==> v13 <==
// TNS_dec_33
module TNS_dec_33(
    input wire clk,
    input wire rst_n,
    input wire [32:0] codein,
    output reg [30 - 1 : 0] dataout
    );
Settings: LEC_CHECK=0, ABC_AREA=1, CAP_MARGIN=20, CORE_MARGIN=2, CORE_UTILIZATION=72, CTS_CLUSTER_DIAMETER=29, CTS_CLUSTER_SIZE=56, HOLD_SLACK_MARGIN=0.29, MAX_ROUTING_LAYER=met5, PLACE_DENSITY_LB_ADDON=0.28, SLEW_MARGIN=20, TNS_END_PERCENT=85; clock period 6.48 ns.
run.sh (not shown) runs the stock make flow with config.mk's settings and CLKGATE_MAP_FILE=.
==> v25 (differences from v13) <==
- CORE_UTILIZATION: 72 -> 64
- CTS_CLUSTER_DIAMETER: 29 -> 223
- CTS_CLUSTER_SIZE: 56 -> 97
- HOLD_SLACK_MARGIN: 0.29 -> not set
- MAX_ROUTING_LAYER: met5 -> not set
- PLACE_DENSITY_LB_ADDON: 0.28 -> not set
- TNS_END_PERCENT: 85 -> not set
==> flow/constraint.sdc (replaced) <==
create_clock -name core_clock -period 6.28 [get_ports {clk}]
set_input_delay 1.2560 -clock core_clock [delete_from_list [all_inputs] [get_ports {clk}]]
set_output_delay 1.2560 -clock core_clock [all_outputs]
set_load 0.01 [all_outputs]
==> v33 (differences from v13) <==
- ABC_AREA: 1 -> 0
- CORE_UTILIZATION: 72 -> 40
- CTS_CLUSTER_DIAMETER: 29 -> not set
- CTS_CLUSTER_SIZE: 56 -> 10
- HOLD_SLACK_MARGIN: 0.29 -> not set
- MAX_ROUTING_LAYER: met5 -> not set
- PLACE_DENSITY_LB_ADDON: 0.28 -> not set
- TNS_END_PERCENT: 85 -> 10
==> flow/constraint.sdc (replaced) <==
create_clock -name core_clock -period 12.0 [get_ports {clk}]
set_input_delay 2.4000 -clock core_clock [delete_from_list [all_inputs] [get_ports {clk}]]
set_output_delay 2.4000 -clock core_clock [all_outputs]
set_load 0.01 [all_outputs]
==> summary of the runs <==
Against v13, the synthesized cell count of v33 is smaller by 20%. Of v25 and v33, v33 has the higher setup slack (gap 3.2 ns). Against v25, the critical path depth of v33 is higher by 2. In v25 the sequential share of layout area is lower than in v33, by 1.5 points. Against v33, the routed wire length of v25 is larger by 50%. v13 did not get past global routing (5_1_grt), error GRT-0232. v33 produced a clean layout. v25 produced a layout that fails on negative setup slack. Between v33 and v25, the lower non-clock buffer count is in v33 (gap 172). In first-iteration DRC count, v25 is at 3.2 times the value of v33. Against v33, the via count of v25 is higher by about 37%.
==> figures <==
| item | v33 | v13 | v25 |
|---|---|---|---|
| Wire length the detailed router placed on met1 | 8900 um | - | 12400 um |
| Total number of warnings across the stage logs | 51 | - | 56 |
| Combinational gate count | 558 | - | 701 |
| Wirelength per Cell | 15.6 um | - | 19.1 um |
| First-pass iteration count of the detailed router | 6 | - | 5 |
| Routed met2 length | 10300 um | - | 15000 um |
| Worst slew margin relative to its limit | 0.595 | - | 0.722 |
| Total die size | 0.0250 mm^2 | 0.0151 mm^2 | 0.0169 mm^2 |
| Largest incremental delay on the critical path | 0.79 ns | - | 0.56 ns |
| Adder Share, Synth | 0.683 | 0.639 | 0.639 |
| Setup violation total in the final timing report | 0 | - | 23 |
| CP Launch Type | primary input | - | primary input |
| Non-filler cells in the finished layout | 1307 | - | 1599 |
| Die width | 158 um | 123 um | 130 um |
| Status | timing/DRC/antenna clean | stopped before the end | finished with violations |
| Stage where the flow stopped | - | global routing (5_1_grt) | - |
| Reasons for failing layout checks | - | - | negative setup slack |
| Count of filler cells inserted in the layout | 2293 | - | 820 |
| Seq area share | 0.0701 | - | 0.0551 |
| Post-CTS repair timing setup buffer count | 0 | 15 | 23 |
| Post-route core utilization | 0.458 | - | 0.868 |

* * *

==> inputs of run X <==
==> flow/design.v <==
`timescale 1ns / 1ps
module TNS_dec_33(
    input wire clk,
    input wire rst_n,
    input wire [32:0] codein,
    output reg [30 - 1 : 0] dataout
    );
    wire [30 - 1 : 0] dataout_wire;
    assign dataout_wire = (codein[32]*847425747) + (codein[31]*564950498) + (codein[30]*282475249) + 
                    (codein[29]*121060821) + (codein[28]*80707214) + (codein[27]*40353607) + 
                    (codein[26]*17294403) + (codein[25]*11529602) + (codein[24]*5764801) + 
                    (codein[23]*2470629) + (codein[22]*1647086) + (codein[21]*823543) + 
                    (codein[20]*352947) + (codein[19]*235298) + (codein[18]*117649) + (codein[17]*50421) + (codein[16]*33614) + 
                    (codein[15]*16807) + (codein[14]*7203) + (codein[13]*4802) + (codein[12]*2401) + (codein[11]*1029) +
                    (codein[10]*686) + (codein[9]*343) + (codein[8]*147) + (codein[7]*98) + (codein[6]*49) +
                    (codein[5]*21) + (codein[4]*14) + (codein[3]*7) + (codein[2]*3) + (codein[1]*2) +
                    (codein[0]*1);
    always @(posedge clk or negedge rst_n) begin
        if (~rst_n) begin
            dataout <= 0;
        end
        else begin
            dataout <= dataout_wire;
        end
    end
endmodule
==> flow/run.sh <==
#!/bin/bash
# the make line also repeats each setting of config.mk as NAME=value (left out here)
make -C /OpenROAD-flow-scripts/flow DESIGN_CONFIG=/design/flow/config.mk WORK_HOME=/design/flow/orfs CLKGATE_MAP_FILE= finish
==> flow/config.mk <==
export PLATFORM = sky130hd
export DESIGN_NAME = TNS_dec_33
export DESIGN_NICKNAME = TNS_dec_33
export VERILOG_FILES = /design/flow/design.v
export SDC_FILE = /design/flow/constraint.sdc
export NUM_CORES = 4
export LEC_CHECK = 0
export CAP_MARGIN = 20
export CORE_MARGIN = 2
export CORE_UTILIZATION = 72
export CTS_CLUSTER_SIZE = 32
export SETUP_SLACK_MARGIN = 1.22
export SLEW_MARGIN = 20
==> flow/constraint.sdc <==
create_clock -name core_clock -period 7.97 [get_ports {clk}]
set_input_delay 1.5940 -clock core_clock [delete_from_list [all_inputs] [get_ports {clk}]]
set_output_delay 1.5940 -clock core_clock [all_outputs]
set_load 0.01 [all_outputs]
==> run B: changes against run X <==
--- a/flow/config.mk
+++ b/flow/config.mk
@@ -7,7 +7,5 @@
 export LEC_CHECK = 0
 export CAP_MARGIN = 20
 export CORE_MARGIN = 2
-export CORE_UTILIZATION = 72
-export CTS_CLUSTER_SIZE = 32
-export SETUP_SLACK_MARGIN = 1.22
+export CORE_UTILIZATION = 59
 export SLEW_MARGIN = 20
==> flow/constraint.sdc (replaced) <==
create_clock -name core_clock -period 5.56 [get_ports {clk}]
set_input_delay 1.1120 -clock core_clock [delete_from_list [all_inputs] [get_ports {clk}]]
set_output_delay 1.1120 -clock core_clock [all_outputs]
set_load 0.01 [all_outputs]
==> run M: changes against run X <==
==> flow/config.mk (replaced) <==
export PLATFORM = sky130hd
export DESIGN_NAME = TNS_dec_33
export DESIGN_NICKNAME = TNS_dec_33
export VERILOG_FILES = /design/flow/design.v
export SDC_FILE = /design/flow/constraint.sdc
export NUM_CORES = 4
export LEC_CHECK = 0
export ABC_AREA = 1
export CAP_MARGIN = 0
export CORE_MARGIN = 2
export CORE_UTILIZATION = 72
export SETUP_SLACK_MARGIN = 1.56
export SLEW_MARGIN = 20
==> flow/constraint.sdc (replaced) <==
create_clock -name core_clock -period 5.47 [get_ports {clk}]
set_input_delay 1.0940 -clock core_clock [delete_from_list [all_inputs] [get_ports {clk}]]
set_output_delay 1.0940 -clock core_clock [all_outputs]
set_load 0.01 [all_outputs]
==> flow_summary.yaml <==
# implementation run metrics
global_route:
  use_met3: 0.497
status:
  error: "[ERROR GRT-0116] Global routing finished with congestion. Check the congestion regions in the DRC Viewer."
  status: "aborted with a tool error"
  stop_stage: "global routing (5_1_grt)"
synthesis:
  ys_types: 22
  syn_area_per_cell_um2: 8.94
  area_leaders: "fa_1, ha_1, inv_1, dfrtp_1, nand2_1"
  ys_sh_adder: 0.639
  ys_sh_aoi: 0.0134
placed_design:
  dpl_cell_area_um2: 12400
floorplanning:
  fp.dieH_um: 123
  core_area_um2: 13800
[end of results for run M]
==> flow_summary.yaml <==
# physical design summary
worst_setup_path:
  critPathBufInv: 9
synthesis:
  ys_sh_aoi: 0.0563
  area_leaders: "fa_1, ha_1, inv_1, dfrtp_1, xnor2_1"
  syn_area_per_cell_um2: 10.4
  ys_types: 42
status:
  status: "finished with violations"
  check.faults: "setup timing"
floorplanning:
  core_area_um2: 12800
  fp.dieH_um: 119
global_route:
  use_met3: 0.181
placed_design:
  dpl_cell_area_um2: 11000
timing:
  setup_slack_ns: -0.281
  finalSetupViolations: 16
[end of results for run X]
==> flow_summary.yaml <==
# physical design summary
status:
  status: "finished with violations"
  check.faults: "setup timing"
floorplanning:
  fp.dieH_um: 131
  core_area_um2: 15800
placed_design:
  dpl_cell_area_um2: 11800
synthesis:
  ys_sh_adder: 0.683
  ys_types: 42
  area_leaders: "fa_1, ha_1, inv_1, dfrtp_1, xnor2_1"
timing:
  finalSetupViolations: 26
  setup_slack_ns: -1.33
[end of results for run B]
